## dma_ahb_simple
module dma_ahb_simple
(
       input   wire          HRESETn
     , input   wire          HCLK
     , input   wire          S_HSEL
     , input   wire  [31:0]  S_HADDR
     , input   wire  [ 1:0]  S_HTRANS
     , input   wire          S_HWRITE
     , input   wire  [ 2:0]  S_HSIZE
     , input   wire  [ 2:0]  S_HBURST
     , input   wire  [31:0]  S_HWDATA
     , output  wire  [31:0]  S_HRDATA
     , output  wire  [ 1:0]  S_HRESP
     , input   wire          S_HREADYin
     , output  wire          S_HREADYout
     , output  wire          IRQ
     , output  wire          M_HBUSREQ
     , input   wire          M_HGRANT
     , output  wire  [31:0]  M_HADDR
     , output  wire  [ 1:0]  M_HTRANS
     , output  wire          M_HWRITE
     , output  wire  [ 2:0]  M_HSIZE
     , output  wire  [ 2:0]  M_HBURST
     , output  wire  [ 3:0]  M_HPROT
     , output  wire  [31:0]  M_HWDATA
     , input   wire  [31:0]  M_HRDATA
     , input   wire  [ 1:0]  M_HRESP
     , input   wire          M_HREADY
);
For scale: roughly 5400 cells after synthesis, about 1000 flip-flops.
Settings: LEC_CHECK=0, ABC_AREA=1, CAP_MARGIN=40, CELL_PAD_IN_SITES_GLOBAL_PLACEMENT=0, CORE_MARGIN=2, CORE_UTILIZATION=70, GPL_ROUTABILITY_DRIVEN=1, GPL_TIMING_DRIVEN=1, SETUP_SLACK_MARGIN=-0.13, SLEW_MARGIN=20; clock period 1.86 ns.
run.sh (not shown) runs the stock make flow with config.mk's settings and CLKGATE_MAP_FILE=.
The first run failed in global routing.
==> next run, changes <==
- ABC_AREA: 1 -> default
- CAP_MARGIN: 40 -> 20
- CELL_PAD_IN_SITES_GLOBAL_PLACEMENT: 0 -> default
- GPL_ROUTABILITY_DRIVEN: 1 -> default
- GPL_TIMING_DRIVEN: 1 -> default
- SETUP_SLACK_MARGIN: -0.13 -> -0.18
- clock period: 1.86 -> 1.9 ns (I/O delays scaled with it)
The new run failed in global routing, error GRT-0232; die area falls by 8.0%; synthesized area falls by 8.1%; synthesized cell count falls by about 40%.
==> next run, changes <==
- CORE_UTILIZATION: 70 -> 40
- SETUP_SLACK_MARGIN: -0.18 -> default
- clock period: 1.9 -> 3.35 ns (I/O delays scaled with it)
=>
- Now the flow produced a clean layout
- die area rose by 74%
- synthesized cell count stays the same
- area after synthesis is unchanged

== run A ==
dma_ahb_simple again, from the RTL that the note above started with.
==> flow/design.v (excerpt) <==
module dma_ahb_simple
(
       input   wire          HRESETn
     , input   wire          HCLK
     , input   wire          S_HSEL
     , input   wire  [31:0]  S_HADDR
     , input   wire  [ 1:0]  S_HTRANS
     , input   wire          S_HWRITE
     , input   wire  [ 2:0]  S_HSIZE
     , input   wire  [ 2:0]  S_HBURST
     , input   wire  [31:0]  S_HWDATA
     , output  wire  [31:0]  S_HRDATA
     , output  wire  [ 1:0]  S_HRESP
     , input   wire          S_HREADYin
     , output  wire          S_HREADYout
     , output  wire          IRQ
     , output  wire          M_HBUSREQ
     , input   wire          M_HGRANT
     , output  wire  [31:0]  M_HADDR
     , output  wire  [ 1:0]  M_HTRANS
     , output  wire          M_HWRITE
     , output  wire  [ 2:0]  M_HSIZE
     , output  wire  [ 2:0]  M_HBURST
     , output  wire  [ 3:0]  M_HPROT
     , output  wire  [31:0]  M_HWDATA
     , input   wire  [31:0]  M_HRDATA
     , input   wire  [ 1:0]  M_HRESP
     , input   wire          M_HREADY
);
==> flow/config.mk <==
export PLATFORM = sky130hd
export DESIGN_NAME = dma_ahb_simple
export DESIGN_NICKNAME = dma_ahb_simple
export VERILOG_FILES = /design/flow/design.v
export SDC_FILE = /design/flow/constraint.sdc
export NUM_CORES = 4
export LEC_CHECK = 0
export CAP_MARGIN = 20
export CELL_PAD_IN_SITES_DETAIL_PLACEMENT = 2
export CORE_MARGIN = 2
export CORE_UTILIZATION = 40
export CTS_CLUSTER_DIAMETER = 366
export MAX_ROUTING_LAYER = met4
export SLEW_MARGIN = 20
==> flow/constraint.sdc <==
create_clock -name core_clock -period 4.5 [get_ports {HCLK}]
set_input_delay 0.9000 -clock core_clock [delete_from_list [all_inputs] [get_ports {HCLK}]]
set_output_delay 0.9000 -clock core_clock [all_outputs]
set_load 0.01 [all_outputs]
Run A finished all stages; the layout is clean.
[inputs] run B vs run A
- a deleted CTS_CLUSTER_DIAMETER that had been 366
- a change of CORE_UTILIZATION from 40 to 66
- a deleted MAX_ROUTING_LAYER that had been met4
- an added SETUP_SLACK_MARGIN of 0.82
- a deleted CELL_PAD_IN_SITES_DETAIL_PLACEMENT that had been 2
- a change of the clock period (ns, I/O delays scaled along) from 4.5 to 3.1
[summary]
- Run B ran to completion and came out clean on the timing, design-rule and antenna checks.
- NOTE clock-buffer cell count run A->run B decreased by a few percent
- Worst hold slack after final layout delta (run B − run A): favourable
- Wire: run B routes less than run A
Setup changes, run B to run C
- changing SETUP_SLACK_MARGIN from 0.82 to -0.15
- changing CORE_UTILIZATION from 66 to 70
- changing the clock period (ns, I/O delays scaled along) from 3.1 to 2.11
Results
Run C: it failed with a tool error in global routing (5_1_grt), so there are no final results. Summary — die area, run C relative to run B: lower, by about 5.6%. On share of the core filled by cells before placement, the higher figure sits with run C, not run B. ~same count of hold buffers inserted by post-cts repair in run C and run B. Going from run B to run C, height of the die decreased by about 3% relative to the old numbers, synthesis-stage register bit count closely matched the old numbers. Lower placement row count among run C and run B: run C.
> inputs changed (run C -> run D)
- swapping 70 for 68 in CORE_UTILIZATION
- putting PLACE_DENSITY at 0.35 where nothing was set
- clearing SETUP_SLACK_MARGIN, which used to be -0.15
- putting ABC_AREA at 1 where nothing was set
- swapping 2.11 for 2.71 in the clock period (ns, I/O delays scaled along)
==> results <==
- Of run C and run D, just one finished clean: run D.
- The flow ended early for run C: it failed with a tool error in global routing (5_1_grt).
- The unique cell type count in the Yosys netlist in run D sits 33 below the value recorded for run C.
- When run D is measured against run C, its cell count after placement turns out about 45% higher.
- Taking run C as the reference, in run D vertical die dimension +5.7%.
- Compared with run C, in run D total cell area reported by yosys after synthesis moved up; synthesized instance count grew by 2214; count of cells resized by post-cts repair -299; mean instance size in the synthesized netlist shrank by 5.0 sq um; number of buffers inserted by post-CTS setup repair lower.
- Compared to run C, run D has synthesized area 8.8% higher.
Inputs modified between run D and run E:
- CORE_UTILIZATION now 66, was 68
- PLACE_DENSITY no longer set, was 0.35
- ABC_AREA no longer set, was 1
- SETUP_SLACK_MARGIN now 0.54, previously not set
- the clock period (ns, I/O delays scaled along) now 1.86, was 2.71
==> comparison <==
The log for run E ends in global routing (5_1_grt) with error GRT-0232, so the run never completed.
Changes observed in run E relative to run D: and-or/or-and share of the synthesized area climbed 3.3 points; per-instance average area after synthesis now sits higher.
Run E: die boundary height lower than run D
Against run D, run E reports a number of buffers inserted to repair setup after CTS that is higher.
Run E vs. run D: cell area after synthesis went down by 8.1%.
| cell total in the yosys stat output | lower: run E |
In run E, number of buffers created by CTS is lower than in run D.
Half-perimeter wire length after detailed placement, run E vs run D: up slightly
Floorplan check, run E vs run D: die outline smaller in run E
Between run E and run D, it is run E whose gate count of the mapped netlist is lower, by about 40%.
